### flow/config.mk
export PLATFORM = sky130hd
export DESIGN_NAME = medianFilter
export DESIGN_NICKNAME = medianFilter
export VERILOG_FILES = /design/flow/design.v
export SDC_FILE = /design/flow/constraint.sdc
export NUM_CORES = 4
export LEC_CHECK = 0
export CAP_MARGIN = 20
export CELL_PAD_IN_SITES_DETAIL_PLACEMENT = 1
export CORE_ASPECT_RATIO = 1.72
export CORE_MARGIN = 2
export CORE_UTILIZATION = 28
export GPL_ROUTABILITY_DRIVEN = 1
export GPL_TIMING_DRIVEN = 1
export PLACE_DENSITY_LB_ADDON = 0.29
export SETUP_SLACK_MARGIN = -0.44
export SLEW_MARGIN = 10
### flow/constraint.sdc
create_clock -name core_clock -period 8.75 [get_ports {clk}]
set_input_delay 1.7500 -clock core_clock [delete_from_list [all_inputs] [get_ports {clk}]]
set_output_delay 1.7500 -clock core_clock [all_outputs]
set_load 0.01 [all_outputs]
### flow/design.v
module comparator_9(
	output	[7:0]		out, 
	input					clk, 
	input					ldFilter, 
	input		[1:0]		selFilter, 
	input		[7:0]		in1, 
	input		[7:0]		in2, 
	input		[7:0]		in3, 
	input		[7:0]		in4, 
	input		[7:0]		in5, 
	input		[7:0]		in6, 
	input		[7:0]		in7, 
	input		[7:0]		in8, 
	input		[7:0]		in9
); 
wire	[7:0] max11, max12, max13, max21, max22, max23, max3; 
wire 	[7:0] med11, med12, med13, med21, med22, med23, med3; 
wire	[7:0]	min11, min12, min13, min21, min22, min23, min3; 
wire			en1, en2, en3; 
assign en1 = (ldFilter == 1) && (selFilter == 1); 
assign en2 = (ldFilter == 1) && (selFilter == 2); 
assign en3 = (ldFilter == 1) && (selFilter == 3); 
comparator comp11(.max (max11), .med (med11), .min (min11), .clk (clk), .en (en1), .in_1 (in1), .in_2 (in2), .in_3 (in3)); 
comparator comp12(.max (max12), .med (med12), .min (min12), .clk (clk), .en (en1), .in_1 (in4), .in_2 (in5), .in_3 (in6));
comparator comp13(.max (max13), .med (med13), .min (min13), .clk (clk), .en (en1), .in_1 (in7), .in_2 (in8), .in_3 (in9));
comparator comp21(.max (max21), .med (med21), .min (min21), .clk (clk), .en (en2), .in_1 (max11), .in_2 (max12), .in_3 (max13));
comparator comp22(.max (max22), .med (med22), .min (min22), .clk (clk), .en (en2), .in_1 (med11), .in_2 (med12), .in_3 (med13));
comparator comp23(.max (max23), .med (med23), .min (min23), .clk (clk), .en (en2), .in_1 (min11), .in_2 (min12), .in_3 (min13));
comparator comp3(.max (max3), .med (med3), .min (min3), .clk (clk), .en (en3), .in_1 (min21), .in_2 (med22), .in_3 (max23));
assign out = med3; 
endmodule
module comparator(
	output reg	[7:0]	max, 
	output reg	[7:0]	med, 
	output reg	[7:0]	min,
	input					clk, 
	input					en, 
	input			[7:0]	in_1, 
	input			[7:0]	in_2, 
	input			[7:0]	in_3
);
always@(posedge clk)
begin
	if(en)
	begin
	  if((in_1 >= in_2) && (in_1 >= in_3) && (in_2 >= in_3)) begin max <= in_1; med <= in_2; min <= in_3; end 
	  else if((in_1 >= in_2) && (in_1 >= in_3) && (in_3 >= in_2)) begin max <= in_1; med <= in_3; min <= in_2; end
	  else if((in_2 >= in_1) && (in_2 >= in_3) && (in_1 >= in_3)) begin max <= in_2; med <= in_1; min <= in_3; end
	  else if((in_2 >= in_1) && (in_2 >= in_3) && (in_3 >= in_1)) begin max <= in_2; med <= in_3; min <= in_1; end
	  else if((in_3 >= in_1) && (in_3 >= in_2) && (in_1 >= in_2)) begin max <= in_3; med <= in_1; min <= in_2; end
	  else if((in_3 >= in_1) && (in_3 >= in_2) && (in_2 >= in_1)) begin max <= in_3; med <= in_2; min <= in_1; end
	end
end
endmodule
module CU(
	output reg				ldAddr, 
	output reg	[2:0]		selAddr, 
	output reg				ldImage, 
	output reg	[2:0]		selImage, 
	output reg				ldFilter, 
	output reg 	[1:0]		selFilter, 
	output reg				done,
	input						clk, 
	input						rst
); 
reg	[3:0]	state; 
parameter S0 = 4'b0000, S1 = 4'b0001, S2 = 4'b0010, S3 = 4'b0011, S4 = 4'b0100, 
  S5 = 4'b0101, S6 = 4'b0110, S7 = 4'b0111, S8 = 4'b1000; 
parameter LENGTH = 640, WIDTH = 480; 
always@(posedge clk or negedge rst)
begin 
	if(!rst)	begin 
	  state <= 0;
	  ldAddr <= 0;			selAddr <= 0; 
	  ldImage <= 0;		selImage <= 0; 
	  ldFilter <= 0;		selFilter <= 0;  
	  done <= 0;  
	end
	else
	begin
		  ldAddr <= 0;			selAddr <= 0; 
		  ldImage <= 0;		selImage <= 0; 
		  ldFilter <= 0;		selFilter <= 0;  
		  done <= 0; 
		  case(state)
		  S0: 	begin state <= S1; 	ldAddr <= 1; 	selAddr <= 1; 		end 
		  S1: 	begin state <= S2; 	ldAddr <= 1; 	selAddr <= 2;  ldImage <= 1; 	selImage <= 1; end
		  S2: 	begin state <= S3; 	ldAddr <= 1; 	selAddr <= 3;  ldImage <= 1; 	selImage <= 2; end
		  S3: 	begin state <= S4; 	ldAddr <= 1; 	selAddr <= 4;  ldImage <= 1; 	selImage <= 3; end
		  S4: 	begin state <= S5; 	ldAddr <= 1; 	selAddr <= 5;  ldImage <= 1; 	selImage <= 4; end
		  S5: 	begin state <= S6;   ldImage <= 1; 	selImage <= 5; end		  
		  S6: 	begin state <= S7; 	ldFilter <= 1; 	selFilter <= 1; 	end 
		  S7: 	begin state <= S8; 	ldFilter <= 1; 	selFilter <= 2; 	end
		  S8: 	begin state <= S0; 	ldFilter <= 1; 	selFilter <= 3;   done <= 1; 	end
        default: begin state <= S0; end
        endcase
	end
end
endmodule 
module DU(
	output 		[7:0]		out, 
	output reg	[18:0]	out_address, 
	output reg				out_valid, 
	output		[18:0]	address_a, 
	output		[18:0]	address_b, 
	input			[7:0]		q_a, 
	input			[7:0]		q_b, 
	input 					clk, 
	input						rst, 
	input						ldAddr, 
	input			[2:0]		selAddr, 
	input 					ldImage,  
	input 		[2:0] 	selImage, 
	input 					ldFilter, 
	input 		[1:0]		selFilter, 
	input                done 
); 
reg 	[18:0]	addr_a; 
reg	[18:0]	addr_b; 
reg 	[7:0] 	in1;  
reg 	[7:0] 	in2; 
reg 	[7:0] 	in3;
reg 	[7:0] 	in4;  
reg 	[7:0] 	in5;  
reg 	[7:0] 	in6;  
reg 	[7:0] 	in7;  
reg 	[7:0] 	in8;  
reg 	[7:0] 	in9;
reg [10:0] column;
reg [9:0] row;
reg [1:0] extra_bits;
reg				ldImage_d; 
reg	[2:0]		selImage_d; 
reg				ldFilter_d; 
reg	[1:0]		selFilter_d; 
parameter LENGTH = 480, WIDTH = 640; 
always@(posedge clk or negedge rst)
begin 
  if(!rst) begin 
    ldImage_d <= 0; selImage_d <= 0; 
    ldFilter_d <= 0; selFilter_d <= 0; 
    out_valid <= 0; 
  end 
  else begin 
    ldImage_d <= ldImage; selImage_d <= selImage; 
    ldFilter_d <= ldFilter; selFilter_d <= selFilter; 
    out_valid <= ldFilter_d && (selFilter_d == 3); 
  end 
end
always@(posedge clk or negedge rst)
begin 
  if(!rst) begin 
    column <= 0; row <= 0; 
  end 
  else if(done) begin 
    if(column == LENGTH - 1) 
	   begin column <= 0; row <= (row == WIDTH - 1) ? 10'd0 : row + 1; end 
	 else column <= column + 1; 
  end
end
always@(posedge clk)
begin 
  if(done) out_address <= LENGTH * row + column; 
end
always@(posedge clk or negedge rst) begin
  if(!rst) begin
    addr_a <= 0; addr_b <= 0;
  end
  else if(ldAddr) begin
  if(row > 0 && row < (WIDTH - 1) && column > 0 && column < (LENGTH - 1) ) begin
    case(selAddr)
    1: begin 	{extra_bits, addr_a} <= LENGTH * (row - 1) + column - 1 ; 	
	  			   {extra_bits, addr_b} <= LENGTH * (row - 1) + column; 	
		 end 
    2: begin 	{extra_bits, addr_a} <= LENGTH * (row - 1) + column + 1; 	
				   {extra_bits, addr_b} <= LENGTH * row + column - 1; 			
		 end
    3: begin 	{extra_bits, addr_a} <= LENGTH * row + column; 	
				   {extra_bits, addr_b} <= LENGTH * row + column + 1; 	
		 end
    4: begin 	{extra_bits, addr_a} <= LENGTH * (row + 1) + column - 1; 	
				   {extra_bits, addr_b} <= LENGTH * (row + 1) + column; 	
		 end
    5: begin 	{extra_bits, addr_a} <= LENGTH * (row + 1) + column + 1;
		 end
  endcase
  end
  else if ((row == 0) || (column == 0) || (column == (LENGTH-1)) || (row == (WIDTH-1) )) begin
    if(selAddr != 0)
    begin  {extra_bits, addr_a} <= LENGTH * row + column; 
			  {extra_bits, addr_b} <= LENGTH * row + column;
			  end
  end 
  end  
  end  
assign address_a = addr_a; 
assign address_b = addr_b; 
always@(posedge clk)
begin 
  if(ldImage_d) 
  begin 
    case(selImage_d)
	 1: begin in1 <= q_a; in2 <= q_b; end 
	 2: begin in3 <= q_a; in4 <= q_b; end
	 3: begin in5 <= q_a; in6 <= q_b; end
	 4: begin in7 <= q_a; in8 <= q_b; end
	 5: begin in9 <= q_a; end
    endcase 
  end 
end
comparator_9 comp(	
	.out				(out), 
	.clk				(clk), 
	.ldFilter		(ldFilter_d), 
	.selFilter		(selFilter_d), 
	.in1				(in1), 
	.in2				(in2), 
	.in3				(in3), 
	.in4				(in4), 
	.in5				(in5), 
	.in6				(in6), 
	.in7				(in7), 
	.in8				(in8), 
	.in9				(in9)
);
endmodule 
module medianFilter(
	output	[7:0]		out, 
	output 	[18:0]	out_address, 
	output				out_valid, 
	output	[18:0]	address_a, 
	output	[18:0]	address_b, 
	input		[7:0]		q_a, 
	input		[7:0]		q_b, 
	input					clk, 
	input 				rst
); 
wire 			ldAddr; 
wire			ldImage; 
wire 			ldFilter; 
wire 			done; 
wire	[2:0]	selAddr; 
wire 	[1:0]	selFilter; 
wire 	[2:0]	selImage; 
DU du(
	.out					(out), 
	.out_address		(out_address), 
	.out_valid			(out_valid), 
	.address_a			(address_a), 
	.address_b			(address_b), 
	.q_a					(q_a), 
	.q_b					(q_b), 
	.clk					(clk), 
	.rst					(rst), 
	.ldAddr				(ldAddr), 
	.selAddr				(selAddr), 
	.ldImage				(ldImage), 
	.selImage			(selImage), 
	.ldFilter			(ldFilter), 
	.selFilter			(selFilter), 
	.done             (done)
); 
CU	cu(
	.ldAddr				(ldAddr), 
	.selAddr				(selAddr), 
	.ldImage				(ldImage), 
	.selImage			(selImage), 
	.ldFilter			(ldFilter), 
	.selFilter			(selFilter), 
	.done					(done), 
	.clk					(clk), 
	.rst					(rst)
); 
endmodule 
### flow/run.sh
#!/bin/bash
# the make line also repeats each setting of config.mk as NAME=value (left out here)
make -C /OpenROAD-flow-scripts/flow DESIGN_CONFIG=/design/flow/config.mk WORK_HOME=/design/flow/orfs CLKGATE_MAP_FILE= finish
==> results of run 1 <==
-- through the flow --
step | hold slack, ns | power, mW | setup WS, ns
6_report | 0.338 | 2.88 | 1.89
5_1_grt | 0.348 | 2.96 | 1.54
3_3_place_gp | 0.332 | 1.48 | 1.99
3_5_place_dp | 0.338 | 1.48 | 1.99
4_1_cts | 0.340 | 2.92 | 1.95
2_1_floorplan | 0.331 | 1.45 | 3.05
-- routing by layer --
metal	vias to the layer above	GRT usage, %
met5	-	0
met4	0	14.3
met3	255	1.92
met2	449	38.3
met1	10200	18.2
li1	9595	-
-- final cells by class --
class | count | area (um^2)
Fill cell | 9997 | 58100
Multi-Input combinational cell | 1977 | 14900
Sequential cell | 283 | 8060
Tap cell | 1144 | 1430
Timing Repair Buffer | 116 | 1080
Inverter | 258 | 968
Clock buffer | 31 | 776
Clock inverter | 27 | 309
==> notes.md, run 1 <==
fresh numbers from the pnr run: fraction of registers with async set/reset=31.1%, Area contributors post-synth=edfxtp_1, ha_1, dfrtp_1, min-delay src=cu.selFilter[1], Hold EP=du.selFilter_d[1], sequential power=between 1 and 1.5 mW, Critical R2R Capture=du.addr_a[18], internal power=2.22 mW, Synth Cell Area=24100 um^2, dpl cells=around 3800, DRC violation total after the first TritonRoute iteration=764, Crit Path Max Fanout=12, Final Util=between 30% and 40%, CTS root buf=clkbuf_16, Rows=141, Power Clock=1.43 mW, vias in the first global route=22200, RSZ-0062 raised after global routing=false, mux share=2.42%, CTS Buf Count=31, RR Startpoint=du.row[0], Top pwr grp=clock, M1 WL=28900 um, outcome=complete, no violations, P&R area growth vs syn=14.1%, Distinct cells, synth=102, syn nets=2932, Worst Tran Pin Value=1.01 ns, most frequent CP cell=ha_1, Yosys warnings=3, Reg2Reg Depth=22, flip-flops with a built-in enable=about 200, cts hold-fix bufs=0, most used flip-flop cell=edfxtp_1, Tool Warnings=between 70 and 80, XOR Share, Synth=4.80%, pwr/cell area=105 nW/um^2, P_comb=0.0283 mW, top-count cell post-synth=ha_1, DR WL met3=2290 um, die y size=389 um, top area contributor share=24.3%, DRT antenna net count=0, CP Buf/Inv Count=3, area of placed instances=26400 um^2, CTS tree=built, Post-synth regs=about 280, met2 wire length=47500 um, crit path DRT=9.30 ns, CP Capture Type=flop, largest net degree at the start of global routing=65, post-cts sizing count=0, clk_skew=0.0250 ns, fp_density=between 20 and 30%, max-cap viol count=0, Switching Share=23.0%, WP depth=22, GR Util All Layers=19.5%, Critical path origin=du.row[0], Detailed Place HPWL=just over 70000 um, Die X=228 um, Synth Seq Share=33.5%, Critical-path top delay cell=a211oi_1, core area=between 80000 and 90000 um^2, Worst-Skew Late Latency=0.63 ns, DR DRC count=0, Peak VDD IR=around 170 uV, Clock power frac=49.5%, Sink Count=283, total die size=88500 um^2, Overflow after GRT=0, HP Class=reg -> reg, nets@finish=3023, H-tree Lvls=1, TritonRoute pass-1 iters=5, Worst R2R Setup Slack=1.89 ns, Leakage=11.8 nW, Adder Share, Synth=19.1%, initial antenna violation count=0, FMAX=around 0.15 GHz, Yosys Chip Area=24100 um^2, first-pass GRT wire length=roughly 130000 um, Max-slew headroom=30.7%, Cell Chain, Critical Path=inv_1 > ha_1 > xor2_1 > inv_1 > ha_1 > ha_1 > xnor2_1 > inv_1 > fa_1 > xnor2_1 > ha_1 > o21a_1 > o31a_1 > o22a_1 > nand2_1 > nor4b_2 > mux2i_1 > a211oi_1 > nand4_1 > xnor2_1 > mux2i_1 > a31oi_1, Antenna Cells=0, Setup CP Type=reg -> reg, leading area contributor after synthesis=edfxtp_1, sequential share of power=49.5%, detail-routed net length per standard cell=approximately 22 um, Post-Synth Simple-Gate Area=14.7%, drt via density=5.34, clk slew on worst S/H paths=0.07 ns, sum of negative setup slack=0 ns, switching power=0.661 mW, postcts setup bufs=0, Setup-failing EPs final=0, Synth top cells by count=ha_1, inv_1, edfxtp_1, WL final=86100 um, Period minus WS final=6.86 ns, # port buffers=approximately 83, CP arrival=7.42 ns, Setup crit end=du.addr_a[18], Via Count=between 20000 and 25000, hold path depth=0, DR top layer=met4, I/O pin count=84, cell family with most CP delay=adder cells, Compound-Gate Fraction of Synth Area=20.6%, critical path's largest stage delay=0.85 ns, Final Hold Fails=0, cells after synthesis=2576, Longest Clk Path Bufs=3, Main logic family=AND-OR/OR-AND gates, routability cong.=just under 1, # Cells Yosys=2576, post-route insts no fill=3836, combinational power share=1.0%, final slew viol count=0, Period Utilization, post-route=around four fifths, Mean Syn Cell Area=between 9 and 10 um^2, Final Cell Area=between 20000 and 30000 um^2, Startpoint Class=flop
==> run 2: changes to the inputs <==
Settings changed: ABC_AREA from default to 1, CELL_PAD_IN_SITES_DETAIL_PLACEMENT 1 to default, CORE_ASPECT_RATIO 1.72 to default, CORE_UTILIZATION 28 to 72, GPL_ROUTABILITY_DRIVEN 1 to default, GPL_TIMING_DRIVEN 1 to default, PLACE_DENSITY_LB_ADDON 0.29 to default, SETUP_SLACK_MARGIN -0.44 to 1.47, SLEW_MARGIN 10 to 20.
Clock period 8.75 ns to 6.49 ns, I/O delays scaled along.
==> run 2 against run 1 <==
  * The run now fails in 5_1_grt
  * Die size fell by 59%
  * Synthesized area rose by 5.0%
  * Synthesized cell count rose by 27%
==> notes.md, run 2 <==
run metrics: outcome=aborted with a tool error, Halt Stage=5_1_grt, Log Error=[ERROR GRT-0232] Routing congestion too high. Check the congestion heatmap in the GUI., Compound-Gate Fraction of Synth Area=16.4% (-4.2 points), Die X=191 um (-16%), Rows=68 (-52%), Longest Clk Path Bufs=3 (unchanged), syn nets=3629 (+24%), Post-Synth Simple-Gate Area=22.1% (+7.4 points), Synth Cell Area=25300 um^2 (+5.0%), Synth top cells by count=nand2_1, inv_1, ha_1, Detailed Place HPWL=59300 um (-16%), Synth Seq Share=31.9% (-1.6 points), flip-flops with a built-in enable=195 (unchanged), Yosys Chip Area=25300 um^2 (+5.0%), H-tree Lvls=1 (unchanged), total die size=36600 um^2 (-59%), mux share=0.0891% (-2.3 points), top-count cell post-synth=nand2_1, leading area contributor after synthesis=edfxtp_1, GR Util All Layers=about two thirds, fraction of registers with async set/reset=31.1% (unchanged), top area contributor share=23.2% (-1.2 points), most used flip-flop cell=edfxtp_1, cells after synthesis=3273 (+27%), Area contributors post-synth=edfxtp_1, ha_1, nand2_1, Sink Count=283 (unchanged), core area=34500 um^2 (-60%), # Cells Yosys=3273 (+27%), Distinct cells, synth=68 (-33%), CTS Buf Count=31 (unchanged), Adder Share, Synth=18.0% (-1.1 points), Yosys warnings=3 (unchanged), Overflow after GRT=15, XOR Share, Synth=2.42% (-2.4 points), cts hold-fix bufs=0 (unchanged), Post-synth regs=283 (unchanged), die y size=191 um (-51%), Main logic family=simple AND/OR/NAND/NOR gates, Mean Syn Cell Area=7.72 um^2 (-17%), I/O pin count=84 (unchanged), fp_density=73.2% (+45 points), CTS root buf=clkbuf_16, routability cong.=1.03 (+7.0%), # port buffers=83 (unchanged)
==> run 2: stage by stage <==
stage	setup WS (ns)	instance area (um^2)	hold WS, ns	cells	power, mW
after CTS	1.20	28200	0.351	3864	3.76
after global placement	0.876	26600	0.334	3774	1.99
after floorplan	1.47	25300	0.331	3273	1.96
after detailed placement	0.627	26600	0.340	3774	1.99
==> run 2: what timing repair did <==
action | 4_1_cts
gates resized | 58
gates cloned | 0
pin swaps | 24
setup endpoints to repair | 20
setup buffers | 33
==> run 2: metal layers <==
metal	global-route usage [%]	GRT overflow
met4	60.2	5
met3	51.6	5
met1	68.6	0
met2	86.2	3
met5	31.6	2
==> run 3: changes to the inputs <==
Settings changed: ABC_AREA 1 to 0, CTS_CLUSTER_DIAMETER from default to 392, CTS_CLUSTER_SIZE from default to 97, PLACE_DENSITY from default to 0.4, SETUP_SLACK_MARGIN 1.47 to default.
Clock period 6.49 ns to 4.31 ns, I/O delays scaled along.
==> run 3 against run 2 <==
  * The run again fails in 5_1_grt
  * Synthesized area shrank 4.7%
  * Synthesized cell count shrank 21%
  * Die size shrank 4.6%
==> notes.md, run 3 <==
run metrics: Yosys warnings=3 (unchanged), cts hold-fix bufs=0 (unchanged), Halt Stage=5_1_grt, Adder Share, Synth=19.1% (+1.1 points), Overflow after GRT=~420, fp_density=73.6% (+0.46 points), XOR Share, Synth=4.80% (+2.4 points), # Cells Yosys=2576 (-21%), syn nets=2932 (-19%), top-count cell post-synth=ha_1, Detailed Place HPWL=61700 um (+4.1%), GR Util All Layers=73.2%, Mean Syn Cell Area=9.35 um^2 (+21%), Area contributors post-synth=edfxtp_1, ha_1, dfrtp_1, Sink Count=283 (unchanged), DP Worst Slack=-1.20 ns (-1.82 ns), fraction of registers with async set/reset=31.1% (unchanged), CTS Buf Count=6 (-81%), Post-synth regs=283 (unchanged), routability cong.=1.07 (+3.4%), core area=32700 um^2 (-5.3%), cells after synthesis=2576 (-21%), Compound-Gate Fraction of Synth Area=20.6% (+4.2 points), total die size=34900 um^2 (-4.6%), mux share=2.42% (+2.3 points), Synth top cells by count=ha_1, inv_1, edfxtp_1, Longest Clk Path Bufs=3 (unchanged), top area contributor share=24.3% (+1.2 points), I/O pin count=84 (unchanged), Die X=187 um (-2.3%), # port buffers=83 (unchanged), Rows=66 (-2.9%), Log Error=[ERROR GRT-0232] Routing congestion too high. Check the congestion heatmap in the GUI., leading area contributor after synthesis=edfxtp_1, flip-flops with a built-in enable=195 (unchanged), Post-Synth Simple-Gate Area=14.7% (-7.4 points), Yosys Chip Area=24100 um^2 (-4.7%), Synth Cell Area=24100 um^2 (-4.7%), Synth Seq Share=33.5% (+1.6 points), H-tree Lvls=1 (unchanged), Main logic family=AND-OR/OR-AND gates, Distinct cells, synth=102 (+50%), most used flip-flop cell=edfxtp_1, CTS root buf=clkbuf_16, die y size=187 um (-2.3%), outcome=aborted with a tool error
run 3: through the flow:
| step | instances | instance area (um^2) | TNS (ns) |
|---|---|---|---|
| global placement | 3343 | 27900 | -11.66 |
| floorplan | 2576 | 24400 | -7.62 |
| detailed placement | 3343 | 27900 | -17.05 |
| CTS | 3389 | 29100 | -13.68 |
run 3: routing by layer:
metal,global-route usage (%),overflow
met1,75.8,10
met2,92.3,240
met3,53.9,6
met4,70.8,161
met5,13.2,2
run 3: what timing repair did:
action | in CTS
gates resized | 145
pin swaps | 95
buffers inserted | 38
setup endpoints to repair | 25
==> run 4: changes to the inputs <==
Settings changed: ABC_AREA 0 to default, CTS_CLUSTER_DIAMETER 392 to 363, CTS_CLUSTER_SIZE 97 to default, PLACE_DENSITY 0.4 to default, SETUP_SLACK_MARGIN from default to -0.37.
Clock period 4.31 ns to 5.24 ns, I/O delays scaled along.
==> run 4 against run 3 <==
  * Synthesized cell count unchanged
  * Synthesized area is the same
  * Die size unchanged
  * Now fails the layout checks on negative setup slack
==> notes.md, run 4 <==
fresh numbers from the pnr run: WP depth=23, layout check faults=negative setup slack, max-cap viol count=0, Tool Warnings=approximately 77, area of placed instances=26700 um^2 (-4.0%), most used flip-flop cell=edfxtp_1, routability cong.=1.01 (-5.7%), syn nets=2932 (unchanged), CP arrival=6.17 ns, Reg2Reg Depth=23, hold path depth=0, Final Hold Fails=0, DRT antenna net count=0, Mean Syn Cell Area=9.35 um^2 (unchanged), Critical path origin=du.row[1], vias in the first global route=22000, TritonRoute pass-1 iters=19, Yosys warnings=3 (unchanged), detail-routed net length per standard cell=between 20 and 25 um, combinational power share=less than 1%, cts hold-fix bufs=0 (unchanged), Period minus WS final=5.74 ns, Worst R2R Setup Slack=-0.50 ns, fp_density=73.6% (unchanged), Overflow after GRT=0, Setup-failing EPs final=17, Critical R2R Capture=du.addr_b[12], pwr/cell area=between 150 and 200 nW/um^2, # Cells Yosys=2576 (unchanged), setup ws final=-0.502 ns, Final Cell Area=28500 um^2, Synth Cell Area=24100 um^2 (unchanged), fraction of registers with async set/reset=31.1% (unchanged), top area contributor share=24.3% (unchanged), HP Class=reg -> reg, die y size=187 um (unchanged), sequential power=2.38 mW, final slew viol count=0, Antenna Cells=0, Cell Chain, Critical Path=buf_4 > fa_1 > inv_1 > fa_1 > fa_1 > inv_1 > ha_1 > inv_1 > nor2_1 > nor2_1 > xnor2_1 > buf_4 > ha_1 > and2_1 > a22oi_2 > nand2b_1 > a22oi_2 > nand3b_1 > a21oi_1 > xor2_1 > nor2_1 > o21ai_0 > o21ai_0, Distinct cells, synth=102 (unchanged), WL final=82700 um, Period Utilization, post-route=110%, H-tree Lvls=1 (unchanged), total die size=34900 um^2 (unchanged), Setup crit end=du.addr_b[12], DRC violation total after the first TritonRoute iteration=around 4300, Peak VDD IR=~340 uV, Switching Share=21.3%, mux share=2.42% (unchanged), Max-slew headroom=31.3%, Detailed Place HPWL=56200 um (-8.8%), CTS Buf Count=30 (+24), Rows=66 (unchanged), Setup CP Type=reg -> reg, drt via density=7.17, initial antenna violation count=1, Main logic family=AND-OR/OR-AND gates, Post-synth regs=283 (unchanged), Critical-path top delay cell=fa_1, P_comb=0.0382 mW, Yosys Chip Area=24100 um^2 (unchanged), P&R area growth vs syn=18.2%, nets@finish=3199, CTS tree=built, Adder Share, Synth=19.1% (unchanged), Synth Seq Share=33.5% (unchanged), Crit Path Max Fanout=5, cell family with most CP delay=adder cells, Compound-Gate Fraction of Synth Area=20.6% (unchanged), critical path's largest stage delay=0.61 ns, min-delay src=cu.selFilter[1], Worst Tran Pin Value=1.03 ns, RR Startpoint=du.row[1], CTS root buf=clkbuf_16, first-pass GRT wire length=119000 um, FMAX=about 0.17 GHz, Worst-Skew Late Latency=0.57 ns, internal power=about 3.6 mW, Die X=187 um (unchanged), sum of negative setup slack=-5.16 ns, core area=32700 um^2 (unchanged), # port buffers=83 (unchanged), switching power=about 0.98 mW, CP Buf/Inv Count=5, Synth top cells by count=ha_1, inv_1, edfxtp_1, CP Capture Type=flop, outcome=complete, but fails checks, Hold EP=du.selFilter_d[1], Area contributors post-synth=edfxtp_1, ha_1, dfrtp_1, DR DRC count=0, Longest Clk Path Bufs=3 (unchanged), crit path DRT=around 5.7 ns, largest net degree at the start of global routing=47, Final Power=4.62 mW, leading area contributor after synthesis=edfxtp_1, clk slew on worst S/H paths=0.07 ns, flip-flops with a built-in enable=195 (unchanged), cells after synthesis=2576 (unchanged), GR Util All Layers=42.9%, XOR Share, Synth=4.80% (unchanged), Top pwr grp=sequential cells, Clock power frac=47.7%, Post-Synth Simple-Gate Area=14.7% (unchanged), Leakage=12.8 nW, Power Clock=2.20 mW, I/O pin count=84 (unchanged), Startpoint Class=flop, clk_skew=0.0159 ns, Via Count=23700, Sink Count=283 (unchanged), RSZ-0062 raised after global routing=true, top-count cell post-synth=ha_1, sequential share of power=51.5%
==> run 4: metrics by stage <==
step	util, %	setup WS (ns)	hold slack [ns]	cells
after floorplan	-	-0.334	0.331	2576
after global placement	81.7	-0.187	0.331	3240
after detailed placement	81.7	-0.455	0.335	3240
after CTS	85.0	-0.349	0.361	3296
after global routing	87.0	-0.643	0.375	3309
final	87.0	-0.502	0.360	3309
==> run 4: layer usage <==
| metal | part of all wire [%] | routed length (um) | vias to the layer above | global-route usage (%) |
|---|---|---|---|---|
| li1 | - | - | 9951 | - |
| met1 | 36 | 29800 | 10900 | 59.3 |
| met2 | 44 | 36200 | 2233 | 67.5 |
| met3 | 14 | 11300 | 606 | 8.26 |
| met4 | 6.6 | 5480 | 0 | 16.6 |
| met5 | 0 | 0 | - | 0 |
==> run 4: cell type report <==
cell class                 instances  area [um^2]
multi-input combinational       1977        15400
sequential                       283         8060
fill                            1593         4240
timing repair buffer             293         2410
inverter                         258          968
clock buffer                      32          779
tap                              442          553
clock inverter                    24          245
==> run 4: repair_timing <==
item                       in CTS  in global routing
setup endpoints to repair       4                 15
pin swaps                       0                 50
gates cloned                    0                  0
buffers inserted                0                 14
resized                        10                107
==> run 5: changes to the inputs <==
Settings changed: CORE_UTILIZATION 72 to 59, CTS_CLUSTER_DIAMETER 363 to default.
Clock period 5.24 ns to 3.71 ns, I/O delays scaled along.
==> run 5 against run 4 <==
  * The layout still fails its checks (negative setup slack)
  * Worst setup slack worse by 1.6 ns
  * Core utilization down 7.8 points
  * Largest power group is now clock
  * Register-to-register slack worse by 1.6 ns
==> notes.md, run 5 <==
fresh numbers from the pnr run: fp_density=59.4% (-14 points), Distinct cells, synth=102 (unchanged), Clock power frac=50.4% (+2.7 points), clk_skew=0.0223 ns (+0.00637 ns), Peak VDD IR=420 uV (+22%), routability cong.=1.02 (+0.96%), Yosys Chip Area=24100 um^2 (unchanged), Post-Synth Simple-Gate Area=14.7% (unchanged), Crit Path Max Fanout=7 (+2), Detailed Place HPWL=62400 um (+11%), CP Buf/Inv Count=5 (unchanged), initial antenna violation count=1 (unchanged), core area=40600 um^2 (+24%), Rows=74 (+12%), sequential share of power=48.9% (-2.6 points), CTS root buf=clkbuf_16, CTS tree=built, crit path DRT=4.19 ns (-1.48 ns), Compound-Gate Fraction of Synth Area=20.6% (unchanged), Worst R2R Setup Slack=-2.06 ns (-1.56 ns), Top pwr grp=clock, setup ws final=-2.06 ns (-1.56 ns), Worst-Skew Late Latency=0.62 ns (+0.05 ns), Post-synth regs=283 (unchanged), Yosys warnings=3 (unchanged), most frequent CP cell=ha_4, H-tree Lvls=1 (unchanged), fraction of registers with async set/reset=31.1% (unchanged), WP depth=24 (+4.3%), Critical R2R Capture=du.addr_a[16], Final Util=79.3% (-7.8 points), switching power=1.47 mW (+50%), Area contributors post-synth=edfxtp_1, ha_1, dfrtp_1, Switching Share=21.4% (+0.11 points), first-pass GRT wire length=125000 um (+4.6%), Leakage=14.4 nW (+13%), cts hold-fix bufs=0 (unchanged), vias in the first global route=22300 (+1.8%), TritonRoute pass-1 iters=6 (-13), I/O pin count=84 (unchanged), GR Util All Layers=38.1% (-4.9 points), syn nets=2932 (unchanged), Mean Syn Cell Area=9.35 um^2 (unchanged), Setup-failing EPs final=34 (+17), CP Capture Type=flop, HP Class=in -> async, P&R area growth vs syn=33.5%, drt via density=6.63 (-7.4%), Reg2Reg Depth=24 (+4.3%), Period minus WS final=5.77 ns (+0.0261 ns), RSZ-0062 raised after global routing=true, top-count cell post-synth=ha_1, nets@finish=3445 (+7.7%), DRT antenna net count=0 (unchanged), WL final=90500 um (+9.5%), Power Clock=3.46 mW (+57%), DR top layer=met4, FMAX=0.173 GHz (-0.45%), # port buffers=83 (unchanged), Worst Tran Pin Value=0.985 ns (-0.0460 ns), Via Count=24200 (+2.0%), mux share=2.42% (unchanged), Main logic family=AND-OR/OR-AND gates, outcome=complete, but fails checks, DP Worst Slack=-1.73 ns (-1.27 ns), internal power=5.40 mW (+49%), Overflow after GRT=0 (unchanged), critical path's largest stage delay=0.53 ns (-0.08 ns), Adder Share, Synth=19.1% (unchanged), Startpoint Class=flop, P_comb=0.0534 mW, Tool Warnings=79 (+2.6%), Cell Chain, Critical Path=clkinv_4 > buf_12 > ha_4 > xnor2_4 > inv_2 > ha_4 > xor2_4 > fa_1 > inv_2 > ha_4 > a21oi_4 > xnor2_2 > ha_4 > or2_4 > o32a_1 > buf_4 > a21boi_2 > or3_4 > and4_4 > nand4_4 > o31ai_2 > a21oi_2 > o311ai_2 > a2bb2oi_2, largest net degree at the start of global routing=75 (+60%), # Cells Yosys=2576 (unchanged), Synth top cells by count=ha_1, inv_1, edfxtp_1, M1 WL=34400 um (+16%), Synth Cell Area=24100 um^2 (unchanged), DR WL met3=10800 um (-3.9%), die y size=206 um (+10%), DR DRC count=0 (unchanged), cells after synthesis=2576 (unchanged), Setup CP Type=reg -> reg, clk slew on worst S/H paths=0.08 ns (about the same), RR Startpoint=du.row[1], XOR Share, Synth=4.80% (unchanged), Sink Count=283 (unchanged), cell family with most CP delay=AND-OR/OR-AND gates, Synth Seq Share=33.5% (unchanged), max-cap viol count=0 (unchanged), combinational power share=0.8% (about the same), Period Utilization, post-route=155% (+46 points), total die size=42400 um^2 (+22%), CP arrival=6.25 ns (+0.08 ns), Critical path origin=du.row[1], Die X=206 um (+10%), most used flip-flop cell=edfxtp_1, CTS Buf Count=31 (+3.3%), detail-routed net length per standard cell=24.8 um (-0.67%), Critical-path top delay cell=fa_1, sequential power=3.36 mW (+41%), top area contributor share=24.3% (unchanged), Longest Clk Path Bufs=3 (unchanged), DRC violation total after the first TritonRoute iteration=3156 (-26%), flip-flops with a built-in enable=195 (unchanged), Final Hold Fails=0 (unchanged), pwr/cell area=214 nW/um^2 (+32%), leading area contributor after synthesis=edfxtp_1, met2 wire length=39500 um (+9.2%), layout check faults=negative setup slack, final slew viol count=0 (unchanged), Max-slew headroom=34.3% (+3.1 points), Setup crit end=du.addr_a[16]
run 5: layout make-up:
type / count / area (um^2)
multi-input cells: 1977 / 16900
fillers: 2458 / 8410
flip-flops and latches: 283 / 8060
repair buffers: 538 / 4400
inverters: 258 / 988
clock buffers: 34 / 808
well taps: 532 / 666
clock inverters: 24 / 327
diodes: 1 / 2.50
run 5: layer usage:
layer  up-vias  global-route usage, %
li1      10400                      -
met2      1760                   58.7
met4         0                   12.4
met5         -                      0
met1     11500                   53.1
met3       528                   8.64
run 5: repair_timing:
item                                   4_1_cts  5_1_grt
endpoints found under the hold margin        0        0
pin swaps                                   93      132
setup endpoints to repair                   26       31
buffers inserted                            47       35
resized                                    175      165
run 5: stage by stage:
step / area (um^2) / power (mW) / cells / hold slack [ns] / TNS [ns]
floorplan: 24400 / 3.42 / 2576 / 0.331 / -25.43
detailed placement: 28600 / 3.48 / 3515 / 0.336 / -33.24
global placement: 28600 / 3.48 / 3515 / 0.333 / -29.46
finish: 32100 / 6.87 / 3647 / 0.306 / -43.81
global route: 32100 / 7.01 / 3646 / 0.363 / -46.10
CTS: 31000 / 6.88 / 3616 / 0.318 / -29.45
==> run 6: changes to the inputs <==
Settings changed: CAP_MARGIN 20 to 10, CELL_PAD_IN_SITES_DETAIL_PLACEMENT from default to 1, CELL_PAD_IN_SITES_GLOBAL_PLACEMENT from default to 3, CORE_ASPECT_RATIO from default to 0.54, CORE_UTILIZATION 59 to 67, CTS_CLUSTER_DIAMETER from default to 57, CTS_CLUSTER_SIZE from default to 43, GPL_TIMING_DRIVEN from default to 0, HOLD_SLACK_MARGIN from default to 0.03, MAX_ROUTING_LAYER from default to met4, PLACE_DENSITY_LB_ADDON from default to 0.28, SETUP_SLACK_MARGIN -0.37 to default, SLEW_MARGIN 20 to 15, TNS_END_PERCENT from default to 30.
Clock period 3.71 ns to 4.56 ns, I/O delays scaled along.
==> run 6 against run 5 <==
  * The run now fails in 3_1_place_gp_skip_io
  * Synthesized cell count stayed put
  * Die size shrank 12%
  * Synthesized area unchanged
==> notes.md, run 6 <==
run metrics: Yosys Chip Area=24100 um^2 (unchanged), Rows=50 (-32%), Adder Share, Synth=19.1% (unchanged), most used flip-flop cell=edfxtp_1, top area contributor share=24.3% (unchanged), syn nets=2932 (unchanged), Halt Stage=3_1_place_gp_skip_io, core area=35000 um^2 (-14%), Post-synth regs=283 (unchanged), Distinct cells, synth=102 (unchanged), Yosys warnings=3 (unchanged), Main logic family=AND-OR/OR-AND gates, Die X=262 um (+27%), top-count cell post-synth=ha_1, Synth top cells by count=ha_1, inv_1, edfxtp_1, XOR Share, Synth=4.80% (unchanged), fraction of registers with async set/reset=31.1% (unchanged), Mean Syn Cell Area=9.35 um^2 (unchanged), Area contributors post-synth=edfxtp_1, ha_1, dfrtp_1, # Cells Yosys=2576 (unchanged), total die size=37500 um^2 (-12%), Post-Synth Simple-Gate Area=14.7% (unchanged), Synth Cell Area=24100 um^2 (unchanged), fp_density=68.7% (+9.4 points), Log Error=[ERROR FLW-0024] Place density exceeds 1.0 (current PLACE_DENSITY_LB_ADDON =  0.28). Please check if the value of  PLACE_DENSITY_LB_ADDON is between 0 and 0.99., flip-flops with a built-in enable=195 (unchanged), Compound-Gate Fraction of Synth Area=20.6% (unchanged), leading area contributor after synthesis=edfxtp_1, Synth Seq Share=33.5% (unchanged), outcome=aborted with a tool error, die y size=143 um (-30%), cells after synthesis=2576 (unchanged), mux share=2.42% (unchanged)
==> run 7: changes to the inputs <==
Settings changed: CAP_MARGIN 10 to 20, CELL_PAD_IN_SITES_DETAIL_PLACEMENT 1 to 0, CELL_PAD_IN_SITES_GLOBAL_PLACEMENT 3 to default, CORE_ASPECT_RATIO 0.54 to 1.72, CORE_UTILIZATION 67 to 28, CTS_CLUSTER_DIAMETER 57 to default, CTS_CLUSTER_SIZE 43 to default, GPL_ROUTABILITY_DRIVEN from default to 1, HOLD_SLACK_MARGIN 0.03 to 0.07, MAX_ROUTING_LAYER met4 to default, PLACE_DENSITY_LB_ADDON 0.28 to 0.29, SETUP_SLACK_MARGIN from default to -0.44, SLEW_MARGIN 15 to 30, TNS_END_PERCENT 30 to default.
Clock period 4.56 ns to 8.75 ns, I/O delays scaled along.
==> run 7 against run 6 <==
  * The run now finishes clean
  * Synthesized area unchanged
  * Synthesized cell count unchanged
  * Die size up 140%
==> notes.md, run 7 <==
fresh numbers from the pnr run: outcome=complete, no violations, max-cap viol count=0, total die size=88500 um^2 (+140%), CP Capture Type=flop, met3 usage=1.97%, Sink Count=283, internal power=2.23 mW, fp_density=28.1% (-41 points), I/O pin count=84, first-pass GRT wire length=127000 um, RR Startpoint=du.row[0], Synth Seq Share=33.5% (unchanged), Critical path origin=du.row[0], detail-routed net length per standard cell=roughly 22 um, Reg2Reg Depth=23, CP Buf/Inv Count=5, Via Count=just over 20000, RSZ-0062 raised after global routing=false, GR Util All Layers=roughly a fifth, Setup crit end=du.addr_a[16], CTS root buf=clkbuf_16, min-delay src=cu.ldFilter, P_comb=0.0289 mW, Peak VDD IR=148 uV, Period Utilization, post-route=between 80% and 90%, clk_skew=0.0298 ns, Overflow after GRT=0, Final Util=32.2%, H-tree Lvls=1, HP Class=reg -> reg, pwr/cell area=104 nW/um^2, postcts setup bufs=0, DRC violation total after the first TritonRoute iteration=~1200, Main logic family=AND-OR/OR-AND gates, # port buffers=83, Final Cell Area=27500 um^2, Power Clock=1.40 mW, CP arrival=~8 ns, WL final=83700 um, Max-slew headroom=29.5%, drt via density=5.24, DP Worst Slack=around 1.6 ns, post-cts sizing count=0, Clock power frac=49.1%, met2 Usage GRT=between 30% and 40%, Worst R2R Setup Slack=1.39 ns, TritonRoute pass-1 iters=6, core area=85600 um^2 (+140%), die y size=389 um (+170%), sum of negative setup slack=0 ns, leading area contributor after synthesis=edfxtp_1, area of placed instances=approximately 26000 um^2, Mean Syn Cell Area=9.35 um^2 (unchanged), Top pwr grp=sequential cells, nets@finish=3050, GRT Max-Usage Layer=met2, routability cong.=1.04, Distinct cells, synth=102 (unchanged), top area contributor share=24.3% (unchanged), P&R area growth vs syn=14.4%, DRT antenna net count=0, CTS Buf Count=30, Yosys warnings=3 (unchanged), Leakage=11.8 nW, final slew viol count=0, Detailed Place HPWL=69200 um, # Cells Yosys=2576 (unchanged), Adder Share, Synth=19.1% (unchanged), FMAX=roughly 0.14 GHz, Worst Tran Pin Value=1.03 ns, sequential share of power=approximately half, Die X=228 um (-13%), Startpoint Class=flop, Setup CP Type=reg -> reg, Setup-failing EPs final=0, cell family with most CP delay=adder cells, Tool Warnings=74, Period minus WS final=7.36 ns, most used flip-flop cell=edfxtp_1, hold path depth=0, Compound-Gate Fraction of Synth Area=20.6% (unchanged), switching power=slightly above 0.6 mW, fraction of registers with async set/reset=31.1% (unchanged), Final Hold Fails=0, post-route insts no fill=3862, Switching Share=21.8%, Worst-Skew Late Latency=0.63 ns, Yosys Chip Area=24100 um^2 (unchanged), Crit Path Max Fanout=9, Area contributors post-synth=edfxtp_1, ha_1, dfrtp_1, critical path's largest stage delay=0.72 ns, Synth Cell Area=24100 um^2 (unchanged), top-count cell post-synth=ha_1, crit path DRT=9.28 ns, largest net degree at the start of global routing=66, cts hold-fix bufs=0, Post-synth regs=283 (unchanged), syn nets=2932 (unchanged), Hold EP=du.ldFilter_d, initial antenna violation count=0, WP depth=23, XOR Share, Synth=4.80% (unchanged), setup ws final=about 1.4 ns, worst hold slack=0.346 ns, Antenna Cells=0, sequential power=between 1 and 1.5 mW, mux share=2.42% (unchanged), cells after synthesis=2576 (unchanged), Rows=141 (+180%), vias in the first global route=20800, met1 GRT Util=between 10% and 20%, Critical R2R Capture=du.addr_a[16], Cell Chain, Critical Path=clkbuf_1 > inv_1 > ha_1 > xor2_1 > inv_1 > ha_1 > ha_1 > xnor2_1 > inv_1 > fa_1 > inv_1 > ha_1 > o21a_1 > and2_1 > o32a_1 > nand2_1 > nor3_2 > xnor2_1 > mux2i_1 > or4_1 > a21oi_1 > o311ai_1 > a2bb2oi_1, Synth top cells by count=ha_1, inv_1, edfxtp_1, Critical-path top delay cell=xnor2_1, combinational power share=approximately 1%, dpl cells=around 3800, clk slew on worst S/H paths=0.07 ns, Final Power=2.85 mW, flip-flops with a built-in enable=195 (unchanged), CTS tree=built, DR DRC count=0, Post-Synth Simple-Gate Area=14.7% (unchanged), Longest Clk Path Bufs=3
run 7: cell type report:
| class | count | area [um^2] |
|---|---|---|
| Clock inverter | 17 | 199 |
| Timing Repair Buffer | 86 | 878 |
| Sequential cell | 283 | 8060 |
| Fill cell | 8869 | 58000 |
| Inverter | 258 | 968 |
| Buffer | 58 | 226 |
| Clock buffer | 39 | 901 |
| Multi-Input combinational cell | 1977 | 14900 |
| Tap cell | 1144 | 1430 |
run 7: routing by layer:
| metal | share of wire, % | vias up |
|---|---|---|
| li1 | - | 9664 |
| met1 | 33 | 9712 |
| met2 | 54 | 566 |
| met3 | 3.2 | 286 |
| met4 | 9.7 | 0 |
| met5 | 0 | - |
==> run 8: changes to the inputs <==
Settings changed: ABC_AREA from default to 1, CELL_PAD_IN_SITES_DETAIL_PLACEMENT 0 to default, CORE_ASPECT_RATIO 1.72 to default, CORE_UTILIZATION 28 to 70, GPL_ROUTABILITY_DRIVEN 1 to default, GPL_TIMING_DRIVEN 0 to default, HOLD_SLACK_MARGIN 0.07 to default, PLACE_DENSITY_LB_ADDON 0.29 to 0.28, SETUP_SLACK_MARGIN -0.44 to default, SLEW_MARGIN 30 to 20.
Clock period 8.75 ns to 5.36 ns, I/O delays scaled along.
==> run 8 against run 7 <==
  * The layout now fails its checks (negative setup slack)
  * First-iteration DRC count rose to 3.0 times the previous value
  * Hold slack improved by 0.017 ns
  * Clock power is 41% higher
  * Core utilization grew 48 points
  * Combinational power is 26% higher
  * Clock skew shrank 0.013 ns
  * Synthesized cell count up 27%
  * Global-route usage is 21 points higher
  * Via count rose by 24%
  * Final area increased by 3.7%
  * Critical endpoint is now du.addr_b[18]
==> notes.md, run 8 <==
fresh numbers from the pnr run: I/O pin count=84 (unchanged), CTS tree=built, sequential share of power=53.6% (+3.7 points), fraction of registers with async set/reset=31.1% (unchanged), Yosys Chip Area=25300 um^2 (+5.0%), Critical-path top delay cell=fa_1, # port buffers=83 (unchanged), Final Util=80.3% (+48 points), clk slew on worst S/H paths=0.07 ns (about the same), largest net degree at the start of global routing=65 (-1.5%), CTS root buf=clkbuf_16, Longest Clk Path Bufs=3 (unchanged), mux share=0.0891% (-2.3 points), Period Utilization, post-route=101% (+16 points), HP Class=reg -> reg, pwr/cell area=152 nW/um^2 (+47%), Final Hold Fails=0 (unchanged), crit path DRT=5.85 ns (-3.43 ns), P&R area growth vs syn=13.0%, TritonRoute pass-1 iters=10 (+4), fp_density=71.1% (+43 points), Main logic family=simple AND/OR/NAND/NOR gates, Crit Path Max Fanout=3 (-6), Clock power frac=45.6% (-3.5 points), top area contributor share=23.2% (-1.2 points), cell family with most CP delay=adder cells, P_comb=0.0363 mW (+26%), drt via density=6.46 (+23%), top-count cell post-synth=nand2_1, most used flip-flop cell=edfxtp_1, Critical R2R Capture=du.addr_b[18], Synth top cells by count=nand2_1, inv_1, ha_1, critical path's largest stage delay=0.61 ns (-0.11 ns), logic area=15500 um^2 (+4.2%), flip-flops with a built-in enable=195 (unchanged), XOR Share, Synth=2.42% (-2.4 points), Distinct cells, synth=68 (-33%), Worst Tran Pin Value=1.02 ns (-0.00433 ns), Max-slew headroom=31.5% (+2.0 points), final slew viol count=0 (unchanged), Setup-failing EPs final=1 (+1), clk_skew=0.0167 ns (-0.0130 ns), Rows=69 (-51%), outcome=complete, but fails checks, cells after synthesis=3273 (+27%), min-delay src=cu.selFilter[1], H-tree Lvls=1 (unchanged), DRT antenna net count=0 (unchanged), setup ws final=-0.0299 ns (-1.42 ns), total die size=37600 um^2 (-57%), layout check faults=negative setup slack, RSZ-0062 raised after global routing=true, CP Capture Type=flop, RR Startpoint=du.row[0], syn nets=3629 (+24%), Synth Seq Share=31.9% (-1.6 points), Final Power=4.34 mW (+52%), Post-Synth Simple-Gate Area=22.1% (+7.4 points), Via Count=25200 (+24%), Setup CP Type=reg -> reg, core area=35600 um^2 (-58%), Area contributors post-synth=edfxtp_1, ha_1, nand2_1, Compound-Gate Fraction of Synth Area=16.4% (-4.2 points), Setup crit end=du.addr_b[18], Final Cell Area=28600 um^2 (+3.7%), Worst R2R Setup Slack=-0.03 ns (-1.42 ns), vias in the first global route=23200 (+11%), Post-synth regs=283 (unchanged), Switching Share=21.4% (-0.34 points), Reg area=8060 um^2 (about the same), first-pass GRT wire length=122000 um (-3.5%), hold path depth=0 (unchanged), DRC violation total after the first TritonRoute iteration=3587 (+200%), Die X=194 um (-15%), CP arrival=5.88 ns (-2.01 ns), Sink Count=283 (unchanged), WL final=81000 um (-3.2%), leading area contributor after synthesis=edfxtp_1, Period minus WS final=5.39 ns (-1.97 ns), Mean Syn Cell Area=7.72 um^2 (-17%), Critical path origin=du.row[0], Startpoint Class=flop, Reg2Reg Depth=27 (+17%), fillers=2284 (-74%), initial antenna violation count=1 (+1), CP Buf/Inv Count=3 (-2), Tool Warnings=76 (+2.7%), Worst-Skew Late Latency=0.58 ns (-0.05 ns), DR DRC count=0 (unchanged), die y size=194 um (-50%), max-cap viol count=0 (unchanged), internal power=3.41 mW (+53%), Hold EP=du.selFilter_d[1], Yosys warnings=3 (unchanged), routability cong.=1.04 (+0.40%), CTS Buf Count=29 (-3.3%), area of placed instances=26900 um^2 (+1.8%), Peak VDD IR=318 uV (+120%), WP depth=27 (+17%), Overflow after GRT=0 (unchanged), combinational power share=0.8% (-0.2 points), FMAX=0.186 GHz (+37%), Leakage=14.0 nW (+19%), nets@finish=3769 (+24%), Top pwr grp=sequential cells, GR Util All Layers=40.3% (+21 points), Adder Share, Synth=18.0% (-1.1 points), Detailed Place HPWL=60600 um (-13%), switching power=0.929 mW (+50%), Synth Cell Area=25300 um^2 (+5.0%), Power Clock=1.98 mW (+41%), # Cells Yosys=3273 (+27%), sequential power=2.32 mW (+63%), detail-routed net length per standard cell=20.8 um (-4.1%)
[run 8: repair_timing]
action                     4_1_cts  5_1_grt
gates resized                    9      126
setup buffers                    2       17
pin swaps                        1       48
setup endpoints to repair       10       14
hold endpoints to repair         0        0
hold buffers                     0        0
[run 8: final cells by class]
type                    instances  area share [%]
well taps                     461            2.02
clock buffers                  38            2.84
inverters                     546            7.19
flip-flops and latches        283            28.2
repair buffers                165            5.10
clock inverters                14           0.333
diodes                          1         0.00876
multi-input cells            2388            54.3
[run 8: metal layers]
| layer | track usage [%] | vias up | routed length [um] |
|---|---|---|---|
| met5 | 0 | - | 17 |
| met4 | 11.1 | 2 | 3420 |
| met3 | 7.04 | 327 | 10700 |
| met2 | 62.7 | 1823 | 35600 |
| met1 | 58.2 | 11600 | 31300 |
| li1 | - | 11400 | - |
[run 8: metrics by stage]
stage | hold slack (ns) | setup TNS [ns] | setup slack, ns | instances
after floorplan | 0.331 | 0 | 0.0119 | 3273
after global placement | 0.333 | 0 | 0.0115 | 3824
after detailed placement | 0.338 | -0.557 | -0.256 | 3824
after CTS | 0.366 | -0.0182 | -0.0182 | 3878
after global routing | 0.378 | -1.87 | -0.252 | 3895
final | 0.363 | -0.0299 | -0.0299 | 3896
==> run 9: changes to the inputs <==
Settings changed: ABC_AREA 1 to default, CELL_PAD_IN_SITES_DETAIL_PLACEMENT from default to 0, CORE_ASPECT_RATIO from default to 1.72, CORE_UTILIZATION 70 to 72, CTS_CLUSTER_DIAMETER from default to 42, GPL_ROUTABILITY_DRIVEN from default to 1, GPL_TIMING_DRIVEN from default to 1, PLACE_DENSITY_LB_ADDON 0.28 to default, SETUP_SLACK_MARGIN from default to 1.59, SLEW_MARGIN 20 to 10.
Clock period 5.36 ns to 5.78 ns, I/O delays scaled along.
==> run 9 against run 8 <==
  * Synthesized area down 4.7%
  * The flow now stops in 5_1_grt
  * Die size fell by 7.1%
  * Synthesized cell count fell by 21%
==> notes.md, run 9 <==
run metrics: GR Util All Layers=64.2%, Die X=143 um (-26%), # Cells Yosys=2576 (-21%), Rows=87 (+26%), Area contributors post-synth=edfxtp_1, ha_1, dfrtp_1, H-tree Lvls=1 (unchanged), Longest Clk Path Bufs=3 (unchanged), Post-Synth Simple-Gate Area=14.7% (-7.4 points), top-count cell post-synth=ha_1, core area=32900 um^2 (-7.6%), XOR Share, Synth=4.80% (+2.4 points), Log Error=[ERROR GRT-0116] Global routing finished with congestion. Check the congestion regions in the DRC Viewer., syn nets=2932 (-19%), flip-flops with a built-in enable=195 (unchanged), I/O pin count=84 (unchanged), CTS Buf Count=31 (+6.9%), Synth Seq Share=33.5% (+1.6 points), routability cong.=1.06 (+2.3%), Post-synth regs=283 (unchanged), DP Worst Slack=-0.266 ns (-0.00946 ns), total die size=35000 um^2 (-7.1%), Distinct cells, synth=102 (+50%), Yosys Chip Area=24100 um^2 (-4.7%), fp_density=73.3% (+2.2 points), Halt Stage=5_1_grt, cells after synthesis=2576 (-21%), Main logic family=AND-OR/OR-AND gates, Synth Cell Area=24100 um^2 (-4.7%), cts hold-fix bufs=0 (unchanged), most used flip-flop cell=edfxtp_1, fraction of registers with async set/reset=31.1% (unchanged), Synth top cells by count=ha_1, inv_1, edfxtp_1, Adder Share, Synth=19.1% (+1.1 points), Compound-Gate Fraction of Synth Area=20.6% (+4.2 points), top area contributor share=24.3% (+1.2 points), mux share=2.42% (+2.3 points), Detailed Place HPWL=61400 um (+1.3%), Overflow after GRT=75, outcome=aborted with a tool error, CTS root buf=clkbuf_16, # port buffers=83 (unchanged), dpl cells=3098 (-19%), Mean Syn Cell Area=9.35 um^2 (+21%), Sink Count=283 (unchanged), Yosys warnings=3 (unchanged), leading area contributor after synthesis=edfxtp_1, die y size=244 um (+26%)
## run 9: routing by layer
metal  GRT usage [%]  overflow
met1            62.5         0
met2            87.8        31
met3            38.7         1
met4            67.1        43
met5            10.7         0
## run 9: timing repair
item | in CTS
buffers inserted | 79
gates resized | 163
endpoints found under the setup margin | 27
pin swaps | 87
## run 9: per-stage QoR
| stage | hold WS (ns) | area, um^2 |
|---|---|---|
| 2_1_floorplan | 0.331 | 24400 |
| 3_3_place_gp | 0.335 | 26000 |
| 3_5_place_dp | 0.336 | 26000 |
| 4_1_cts | 0.356 | 28500 |
==> run 10: changes to the inputs <==
Settings changed: CORE_ASPECT_RATIO 1.72 to 1.04, CORE_UTILIZATION 72 to 68, CTS_CLUSTER_DIAMETER 42 to 30, SETUP_SLACK_MARGIN 1.59 to 0.73.
==> run 10 against run 9 <==
  * The flow again stops in 5_1_grt
  * Die size increased by 5.6%
  * Synthesized area unchanged
  * Synthesized cell count unchanged
==> notes.md, run 10 <==
run metrics: Die X=189 um (+31%), Halt Stage=5_1_grt, I/O pin count=84 (unchanged), leading area contributor after synthesis=edfxtp_1, Log Error=[ERROR GRT-0232] Routing congestion too high. Check the congestion heatmap in the GUI., Post-Synth Simple-Gate Area=14.7% (unchanged), top area contributor share=24.3% (unchanged), Synth Cell Area=24100 um^2 (unchanged), flip-flops with a built-in enable=195 (unchanged), cts hold-fix bufs=0 (unchanged), core area=35000 um^2 (+6.6%), H-tree Lvls=2 (+1), outcome=aborted with a tool error, CTS root buf=clkbuf_16, fraction of registers with async set/reset=31.1% (unchanged), Rows=70 (-20%), Mean Syn Cell Area=9.35 um^2 (unchanged), CTS Buf Count=55 (+77%), Detailed Place HPWL=57600 um (-6.1%), Main logic family=AND-OR/OR-AND gates, Yosys warnings=3 (unchanged), GR Util All Layers=66.7%, Post-synth regs=283 (unchanged), routability cong.=0.994 (-6.6%), cells after synthesis=2576 (unchanged), die y size=196 um (-20%), total die size=36900 um^2 (+5.6%), Synth Seq Share=33.5% (unchanged), Sink Count=283 (unchanged), mux share=2.42% (unchanged), # port buffers=83 (unchanged), top-count cell post-synth=ha_1, Longest Clk Path Bufs=3 (unchanged), Area contributors post-synth=edfxtp_1, ha_1, dfrtp_1, Synth top cells by count=ha_1, inv_1, edfxtp_1, Compound-Gate Fraction of Synth Area=20.6% (unchanged), fp_density=68.7% (-4.5 points), DP Worst Slack=-0.206 ns (+0.0593 ns), XOR Share, Synth=4.80% (unchanged), Distinct cells, synth=102 (unchanged), Overflow after GRT=6, # Cells Yosys=2576 (unchanged), syn nets=2932 (unchanged), Adder Share, Synth=19.1% (unchanged), most used flip-flop cell=edfxtp_1, Yosys Chip Area=24100 um^2 (unchanged)
run 10: routing by layer:
layer,GRT usage [%],overflow
met3,51.1,2
met4,58.0,2
met5,30.8,0
met2,82.2,2
met1,70.3,0
run 10: repair_timing:
item,CTS
endpoints found under the setup margin,18
buffers inserted,72
pin swaps,94
resized,183
run 10: through the flow:
stage | cell area, um^2 | cells | TNS [ns] | util, % | power (mW)
2_1_floorplan | 24300 | 2576 | 0 | - | 2.20
4_1_cts | 29400 | 3298 | 0 | 83.8 | 5.50
3_3_place_gp | 25900 | 3122 | -0.00720 | 74.0 | 2.23
3_5_place_dp | 25900 | 3122 | -0.398 | 74.0 | 2.23
==> run 11: changes to the inputs <==
Settings changed: CELL_PAD_IN_SITES_DETAIL_PLACEMENT 0 to default, CORE_ASPECT_RATIO 1.04 to default, CORE_UTILIZATION 68 to 64, CTS_CLUSTER_DIAMETER 30 to default, GPL_ROUTABILITY_DRIVEN 1 to default, GPL_TIMING_DRIVEN 1 to default, SETUP_SLACK_MARGIN 0.73 to 1.47, SLEW_MARGIN 10 to 20.
Clock period 5.78 ns to 5.26 ns, I/O delays scaled along.
==> run 11 against run 10 <==
  * The layout now fails its checks (negative setup slack)
  * Die size increased by 6.1%
  * Synthesized cell count is the same
  * Synthesized area unchanged
==> notes.md, run 11 <==
fresh numbers from the pnr run: Final Hold Fails=0, clk_skew=0.0351 ns, Hold EP=du.selFilter_d[1], first-pass GRT wire length=125000 um, CP Capture Type=flop, Synth Seq Share=33.5% (unchanged), # Cells Yosys=2576 (unchanged), Overflow after GRT=0, dpl cells=3262 (+4.5%), area of placed instances=26900 um^2 (+3.6%), TritonRoute pass-1 iters=13, FMAX=between 0.15 and 0.2 GHz, WP depth=25, initial antenna violation count=2, Via Count=24200, detail-routed net length per standard cell=27.5 um, pwr/cell area=149 nW/um^2, I/O pin count=84 (unchanged), Worst Tran Pin Value=~0.99 ns, Sink Count=283 (unchanged), Critical R2R Capture=du.addr_a[18], Worst R2R Setup Slack=-1.20 ns, die y size=198 um (+1.1%), hold path depth=0, Setup crit end=du.addr_a[18], CP arrival=6.97 ns, CP Buf/Inv Count=7, top area contributor share=24.3% (unchanged), Distinct cells, synth=102 (unchanged), Crit Path Max Fanout=5, mux share=2.42% (unchanged), most used flip-flop cell=edfxtp_1, DR DRC count=0, P_comb=0.0428 mW, vias in the first global route=22100, Synth Cell Area=24100 um^2 (unchanged), CTS tree=built, outcome=complete, but fails checks, Final Cell Area=30200 um^2, flip-flops with a built-in enable=195 (unchanged), cts hold-fix bufs=0 (unchanged), DRC violation total after the first TritonRoute iteration=3811, DP Worst Slack=-0.490 ns (-0.283 ns), Max-slew headroom=34.1%, Final Power=4.49 mW, Post-synth regs=283 (unchanged), Setup CP Type=reg -> reg, Post-Synth Simple-Gate Area=14.7% (unchanged), most frequent CP cell=buf_4, Critical path origin=du.row[2], layout check faults=negative setup slack, sequential power=2.37 mW, Yosys warnings=3 (unchanged), Period Utilization, post-route=123%, cells after synthesis=2576 (unchanged), Area contributors post-synth=edfxtp_1, ha_1, dfrtp_1, Period minus WS final=6.46 ns, Final Util=between 80 and 90%, fraction of registers with async set/reset=31.1% (unchanged), Switching Share=about 21%, Tool Warnings=between 70 and 80, Worst-Skew Late Latency=0.60 ns, Yosys Chip Area=24100 um^2 (unchanged), routability cong.=1.00 (+0.84%), crit path DRT=5.77 ns, Detailed Place HPWL=58200 um (+1.1%), CTS Buf Count=30 (-45%), CTS root buf=clkbuf_16, WL final=93500 um, post-route insts no fill=3399, XOR Share, Synth=4.80% (unchanged), final slew viol count=0, RSZ-0062 raised after global routing=true, nets@finish=3220, largest net degree at the start of global routing=52, combinational power share=roughly 1%, Longest Clk Path Bufs=3 (unchanged), clk slew on worst S/H paths=0.08 ns, Adder Share, Synth=19.1% (unchanged), total die size=39200 um^2 (+6.1%), core area=37400 um^2 (+6.8%), Rows=71 (+1.4%), GR Util All Layers=41.3%, Setup-failing EPs final=17, H-tree Lvls=1 (-1), syn nets=2932 (unchanged), Critical-path top delay cell=nor4b_4, Compound-Gate Fraction of Synth Area=20.6% (unchanged), Startpoint Class=flop, critical path's largest stage delay=0.72 ns, min-delay src=cu.selFilter[1], Antenna Cells=0, # port buffers=83 (unchanged), HP Class=reg -> reg, cell family with most CP delay=adder cells, Mean Syn Cell Area=9.35 um^2 (unchanged), Reg2Reg Depth=25, Power Clock=a little over 2 mW, Main logic family=AND-OR/OR-AND gates, fp_density=64.4% (-4.3 points), switching power=0.963 mW, internal power=3.52 mW, Synth top cells by count=ha_1, inv_1, edfxtp_1, drt via density=7.11, P&R area growth vs syn=25.4%, max-cap viol count=0, Die X=198 um (+5.0%), sequential share of power=between 50% and 60%, Clock power frac=between 40% and 50%, top-count cell post-synth=ha_1, Peak VDD IR=256 uV, setup ws final=-1.20 ns, leading area contributor after synthesis=edfxtp_1, DRT antenna net count=0, Top pwr grp=sequential cells, Leakage=13.2 nW, RR Startpoint=du.row[2]
## run 11: final cells by class
cell class | count | area, um^2
fill | 2118 | 7200
multi-input combinational | 1977 | 16800
tap | 511 | 639
clock inverter | 16 | 118
clock buffer | 40 | 820
inverter | 258 | 990
timing repair buffer | 314 | 2730
sequential | 283 | 8070
## run 11: through the flow
stage	hold WS [ns]	setup TNS [ns]
finish	0.353	-9.26
global route	0.364	-10.01
CTS	0.359	0
detailed placement	0.336	-1.65
global placement	0.333	-0.469
floorplan	0.331	0
## run 11: layer usage
| layer | routed length, um | vias to the layer above | GRT usage, % |
|---|---|---|---|
| li1 | - | 9991 | - |
| met1 | 33400 | 11200 | 56.8 |
| met2 | 38600 | 2170 | 63.7 |
| met3 | 13900 | 746 | 10.4 |
| met4 | 7440 | 8 | 14.2 |
| met5 | 183 | - | 0 |
## run 11: what timing repair did
action / CTS / global route
gates resized: 170 / 163
pin swaps: 116 / 79
setup buffers: 44 / 37
endpoints found under the setup margin: 68 / 84
==> run 12: changes to the inputs <==
Settings changed: ABC_AREA from default to 1, CORE_UTILIZATION 64 to 70, CTS_CLUSTER_DIAMETER from default to 363, CTS_CLUSTER_SIZE from default to 15, HOLD_SLACK_MARGIN from default to -0.08, PLACE_DENSITY_LB_ADDON from default to 0.28, SETUP_SLACK_MARGIN 1.47 to -0.31.
Clock period 5.26 ns to 4.6 ns, I/O delays scaled along.
==> run 12 against run 11 <==
  * The run now fails in 5_1_grt
  * Synthesized area up 5.0%
  * Synthesized cell count up 27%
  * Die size is 4.0% lower
==> notes.md, run 12 <==
run metrics: outcome=aborted with a tool error, Halt Stage=5_1_grt, flip-flops with a built-in enable=195 (unchanged), Main logic family=simple AND/OR/NAND/NOR gates, Sink Count=283 (unchanged), fp_density=71.1% (+6.7 points), # port buffers=83 (unchanged), Area contributors post-synth=edfxtp_1, ha_1, nand2_1, leading area contributor after synthesis=edfxtp_1, cts hold-fix bufs=0 (unchanged), fraction of registers with async set/reset=31.1% (unchanged), XOR Share, Synth=2.42% (-2.4 points), Mean Syn Cell Area=7.72 um^2 (-17%), syn nets=3629 (+24%), most used flip-flop cell=edfxtp_1, Synth Seq Share=31.9% (-1.6 points), Detailed Place HPWL=62700 um (+7.6%), Yosys warnings=3 (unchanged), # Cells Yosys=3273 (+27%), Synth Cell Area=25300 um^2 (+5.0%), top area contributor share=23.2% (-1.2 points), I/O pin count=84 (unchanged), Die X=194 um (-2.0%), total die size=37600 um^2 (-4.0%), Compound-Gate Fraction of Synth Area=16.4% (-4.2 points), die y size=194 um (-2.0%), CTS Buf Count=22 (-27%), H-tree Lvls=1 (unchanged), mux share=0.0891% (-2.3 points), routability cong.=1.04 (+4.0%), Rows=69 (-2.8%), cells after synthesis=3273 (+27%), Distinct cells, synth=68 (-33%), Yosys Chip Area=25300 um^2 (+5.0%), core area=35600 um^2 (-4.9%), Synth top cells by count=nand2_1, inv_1, ha_1, Post-Synth Simple-Gate Area=22.1% (+7.4 points), Post-synth regs=283 (unchanged), CTS root buf=clkbuf_16, Longest Clk Path Bufs=3 (unchanged), top-count cell post-synth=nand2_1, Adder Share, Synth=18.0% (-1.1 points)
## run 12: through the flow
stage	area [um^2]	util [%]	setup TNS (ns)	worst slack [ns]	cells
floorplan	25300	-	-2.30	-0.371	3273
global placement	28400	79.7	-5.27	-0.470	4008
detailed placement	28400	79.7	-8.94	-0.682	4008
CTS	29700	83.5	-4.36	-0.456	4069
## run 12: repair_timing
| action | in CTS |
|---|---|
| setup buffers | 25 |
| resized | 123 |
| pin swaps | 67 |
| setup endpoints to repair | 15 |
Power is estimated from default activity; no workload was simulated.
